run A:
==> flow/design.v (excerpt) <==
module pipelineProcessor(
	input clk,
	input reset,
	output [31:0]  inst_addr,
	input  [31:0]  instr,
	output [31:0]  data_addr,
	output  [31:0]  data_out,
	output        mem_read,
	output          mem_write,
	input  [31:0]  data_in
	);
Size: ~4500 cells after synthesis, roughly 1400 flip-flops, ~160 I/O pins.
export LEC_CHECK = 0
export ABC_AREA = 0
export CAP_MARGIN = 20
export CELL_PAD_IN_SITES_GLOBAL_PLACEMENT = 2
export CORE_ASPECT_RATIO = 0.63
export CORE_MARGIN = 2
export CORE_UTILIZATION = 22
export CTS_CLUSTER_DIAMETER = 384
export GPL_ROUTABILITY_DRIVEN = 0
export HOLD_SLACK_MARGIN = 0.23
export MAX_ROUTING_LAYER = met4
export MIN_ROUTING_LAYER = met2
export PLACE_DENSITY = 0.6
export SLEW_MARGIN = 20
create_clock -name core_clock -period 5.36 [get_ports {clk}]
run.sh (not shown) runs the stock make flow with config.mk's settings and CLKGATE_MAP_FILE=.
The final report for run A shows a completed flow and a layout that fails verification, specifically negative setup slack.
### run A -> run B
- PLACE_DENSITY: 0.6 -> 0.75
- CORE_ASPECT_RATIO: 0.63 -> unset
- SETUP_SLACK_MARGIN: unset -> -0.57
- MAX_ROUTING_LAYER: met4 -> unset
- MIN_ROUTING_LAYER: met2 -> unset
- GPL_ROUTABILITY_DRIVEN: 0 -> unset
- CELL_PAD_IN_SITES_GLOBAL_PLACEMENT: 2 -> unset
- CTS_CLUSTER_DIAMETER: 384 -> unset
- CORE_MARGIN: 2 -> 6
- CORE_UTILIZATION: 22 -> 51
- HOLD_SLACK_MARGIN: 0.23 -> unset
- the clock period (ns, I/O delays scaled along): 5.36 -> 10.3
Notes after the runs:
Compared with run A, run B improves first-pass GRT wire length.
Having completed the whole flow, run B delivered a layout that passed the timing, DRC and antenna checks.
| cell count | run B vs run A | 3341 lower |
In the metrics for run A and run B, the one carrying the higher relative slew slack is run A.
On final standard cell area without fillers: run B sits below run A.
Diff run A -> run B: worst-case setup margin in the final layout moved up, post-synthesis to final-layout area growth decreased 22 points.
The power per cell area in run B is 0.53 times that in run A.
Taking run A as the reference, in run B number of ordinary and repair buffers in the finished layout decreased by about 80% relative to the old numbers, number of gates on the worst path with buffers counted decreased by 35% relative to the old numbers.
Setup changes, run B to run C
- CORE_MARGIN changed from 6 to 2
- CORE_UTILIZATION changed from 51 to 58
- SETUP_SLACK_MARGIN removed (was -0.57)
- PLACE_DENSITY_LB_ADDON newly set to 0.02
- SLEW_MARGIN changed from 20 to 15
- ABC_AREA removed (was 0)
- GPL_TIMING_DRIVEN newly set to 1
- PLACE_DENSITY removed (was 0.75)
- the clock period (ns, I/O delays scaled along) changed from 10.3 to 4.38
==> comparison <==
- Across run B and run C, a clean result was obtained everywhere but in run C.
- | global-route usage | run C vs run B | 8.6 points higher |
- On max capacitance violation total, run C and run B are neck and neck.
- Number of clock buffers inserted by TritonCTS: run C vs run B up about 4.3%
- Run C: switching power share of the total higher than run B
- When run C is measured against run B, its buffer share of cell area turns out 9.1 points higher.
- Minimum clock period after layout for run C: 2.45 ns down relative to run B
Modified inputs, run D compared to run C
- swapping 58 for 70 in CORE_UTILIZATION
- putting CTS_CLUSTER_SIZE at 57 where nothing was set
- swapping 4.38 for 5.09 in the clock period (ns, I/O delays scaled along)
### Flow results
- FAIL run D @ 5_1_grt: tool exited with error
- For cell total in the yosys stat output, run C and run D come out practically identical.
- Run C -> run D: synthesized cell count delta 0, exact match
- Summary of run D over run C: horizontal die dimension went down by about 9%, H-tree depth neither gained nor lost much.


Setup of run 1:
Starting RTL as in the previous note.
Design pipelineProcessor, start of the top module:
module pipelineProcessor(
	input clk,
	input reset,
	output [31:0]  inst_addr,
	input  [31:0]  instr,
	output [31:0]  data_addr,
	output  [31:0]  data_out,
	output        mem_read,
	output          mem_write,
	input  [31:0]  data_in
	);
	wire [31:0] instr_add_4;
	wire [31:0] aluAddresult;
	wire [31:0] IFIDinstr;
	wire [31:0] jumpMux1;
	wire pcSrc, jump, stall, ifFlush;
	InstructionFetch InstructionFetch (
	  .clk   (clk),
		.reset         (reset        ),
		.inst_addr     (inst_addr    ),
		.aluAddresult  (aluAddresult ),
		.instr_add_4   (instr_add_4  ),
		.pcSrc         (pcSrc        ),
		.hazardStall	(stall ),
		.jump         (jump),
		.jumpMux1     (jumpMux1));
	wire [31:0] IFIDinstr_add_4;
	IFIDPipeReg IFIDPipeReg (
		.reset            (reset           ),
		.instr_add_4      (instr_add_4     ),
		.IFIDinstr_add_4  (IFIDinstr_add_4 ),
		.instr            (instr           ),
		.IFIDinstr        (IFIDinstr       ),
		.ifFlush          (ifFlush         ),
		.stall            (stall           ),
		.clk              (clk             ));
	wire [1:0] aluopID;
	wire regdestID, jumpID, branchID, mem_readID, memtoregID, MemWriteHazard;
	wire alusrcID, RegWriteHazard;
	controlunit controlunit (
		.regdest   (regdestID  ),
		.jump      (jumpID     ),
		.branch    (branchID   ),
		.memread   (mem_readID  ),
		.memtoreg  (memtoregID ),
		.memwrite  (MemWriteHazard ),
		.alusrc    (alusrcID   ),
		.regwrite  (RegWriteHazard ),
		.aluop     (aluopID    ),
		.opcode    (IFIDinstr[31:26]   ));
	wire [31:0] readData1ID;
	wire [31:0] readData2ID;
	wire [31:0] signExtended;
	wire [4:0] writeReg;
	wire [31:0] writeData;
	wire regWrite;
	InstructionDecode InstructionDecode (
		.IFIDinstr        (IFIDinstr       ),
		.IFIDinstr_add_4  (IFIDinstr_add_4 ),
		.aluAddresult     (aluAddresult    ),
		.writeReg         (writeReg        ),
		.writeData        (writeData       ),
  ...
clock: 5.46 ns
lec_check: 0
cap_margin: 5
core_margin: 2
core_utilization: 70
cts_cluster_size: 34
hold_slack_margin: -0.09
place_density: 0.6
slew_margin: 20
Stage in which a tool error killed run 1: global routing.
> inputs changed (run 1 -> run 2)
--- a/flow/config.mk
+++ b/flow/config.mk
@@ -8,7 +8,6 @@
 export CAP_MARGIN = 5
-export CORE_MARGIN = 2
-export CORE_UTILIZATION = 70
-export CTS_CLUSTER_SIZE = 34
-export HOLD_SLACK_MARGIN = -0.09
-export PLACE_DENSITY = 0.6
+export CELL_PAD_IN_SITES_DETAIL_PLACEMENT = 1
+export CORE_MARGIN = 7
+export CORE_UTILIZATION = 40
+export CTS_CLUSTER_SIZE = 91
 export SLEW_MARGIN = 20
==> flow/constraint.sdc <==
create_clock -name core_clock -period 9.0 [get_ports {clk}]
set_input_delay 1.8000 -clock core_clock [delete_from_list [all_inputs] [get_ports {clk}]]
set_output_delay 1.8000 -clock core_clock [all_outputs]
set_load 0.01 [all_outputs]
[summary]
- Run 1 → run 2: post-placement worst setup slack +1900 ps.
- Run 2 finished every stage and its layout cleared the timing, DRC and antenna checks.
- Higher core utilization before placement was reported by run 1, not run 2.
- Summary of run 2 over run 1: number of buffers created by CTS rose by 6; adder-cell share of the synthesized area roughly the same; final weighted congestion in routability-driven placement dropped about 5.6%; total number of placement rows now sits higher; instance area at placement fell about 5.3%.
- Placed wire-length estimate sits lower in run 2 than in run 1.
- Post-placement cell count on run 2 is up relative to run 1.
- Max overall die area across run 1 and run 2: run 2
## Diff of input files: run 3 against run 2
--- a/flow/config.mk
+++ b/flow/config.mk
@@ -7,7 +7,6 @@
 export LEC_CHECK = 0
-export CAP_MARGIN = 5
-export CELL_PAD_IN_SITES_DETAIL_PLACEMENT = 1
-export CORE_MARGIN = 7
-export CORE_UTILIZATION = 40
-export CTS_CLUSTER_SIZE = 91
+export CAP_MARGIN = 20
+export CORE_MARGIN = 2
+export CORE_UTILIZATION = 58
+export SETUP_SLACK_MARGIN = 1.5
 export SLEW_MARGIN = 20
==> flow/constraint.sdc <==
create_clock -name core_clock -period 5.98 [get_ports {clk}]
set_input_delay 1.1960 -clock core_clock [delete_from_list [all_inputs] [get_ports {clk}]]
set_output_delay 1.1960 -clock core_clock [all_outputs]
set_load 0.01 [all_outputs]
--- outcome ---
On routed wire length: between run 2 and run 3, it ends up lower for run 3. Run 3: flow complete, layout not clean; failing: setup timing. Between run 2 and run 3, the cell count went down. Note that the maximum frequency recorded for run 2 amounts to 0.75 times the value seen in run 3. Compared with run 2, in run 3 final design area excluding fillers grew by about 10%; detailed-routing iteration count for the pre-antenna-repair pass went up 1. Across both runs, met2 routed wirelength was lower for run 3 than for run 2. Relative to run 2, clock distribution power increased by about 46% in run 3. Higher initial detailed-routing violation count was reported by run 3, not run 2. Compared with run 2, run 3 shows sequential share of layout area lower by 4.5 points.
## Diff of input files: run 4 against run 3
--- a/flow/config.mk
+++ b/flow/config.mk
@@ -7,6 +7,8 @@
 export LEC_CHECK = 0
-export CAP_MARGIN = 20
-export CORE_MARGIN = 2
-export CORE_UTILIZATION = 58
-export SETUP_SLACK_MARGIN = 1.5
+export ABC_AREA = 0
+export CAP_MARGIN = 30
+export CORE_MARGIN = 7
+export CORE_UTILIZATION = 26
+export HOLD_SLACK_MARGIN = 0.1
+export PLACE_DENSITY_LB_ADDON = 0.23
 export SLEW_MARGIN = 20
==> flow/constraint.sdc <==
create_clock -name core_clock -period 11.6 [get_ports {clk}]
set_input_delay 2.3200 -clock core_clock [delete_from_list [all_inputs] [get_ports {clk}]]
set_output_delay 2.3200 -clock core_clock [all_outputs]
set_load 0.01 [all_outputs]
Results
Run 4 completed; timing, DRC and antenna clean. Compared with run 3, in run 4 clock latency at the later pin of the worst-skew pair shows no meaningful change, combinational group share of total power shows a reduction of 6.7 points, wire length of the first global-routing pass shows an increase of 8.7%. Core utilization: run 4 lower than run 3. Run 4 vs run 3 — total routed wirelength climbed by more than 10%. Run 4 improves on run 3 in power dissipated by switching net loads.
> inputs changed (run 4 -> run 5)
--- a/flow/config.mk
+++ b/flow/config.mk
@@ -7,8 +7,8 @@
 export LEC_CHECK = 0
-export ABC_AREA = 0
-export CAP_MARGIN = 30
-export CORE_MARGIN = 7
-export CORE_UTILIZATION = 26
-export HOLD_SLACK_MARGIN = 0.1
-export PLACE_DENSITY_LB_ADDON = 0.23
+export CAP_MARGIN = 35
+export CORE_MARGIN = 2
+export CORE_UTILIZATION = 56
+export CTS_CLUSTER_DIAMETER = 230
+export GPL_ROUTABILITY_DRIVEN = 0
+export PLACE_DENSITY_LB_ADDON = 0.26
 export SLEW_MARGIN = 20
==> flow/constraint.sdc <==
create_clock -name core_clock -period 10.8 [get_ports {clk}]
set_input_delay 2.1600 -clock core_clock [delete_from_list [all_inputs] [get_ports {clk}]]
set_output_delay 2.1600 -clock core_clock [all_outputs]
set_load 0.01 [all_outputs]
### Flow results
- In run 5 the critical path data required time turned out 840 ps lower than in run 4.
- No stage failed in run 5, and the final checks on the layout all came back clean.
- Per the comparison of run 5 with run 4, number of filler cells placed in the layout went down by about 70%; final area lost 3.6%; area share of buffers outside the clock network stayed essentially flat; delay of the slowest cell on the worst path has increased.
No activity file was given, so power comes from the tool's default toggle rates.
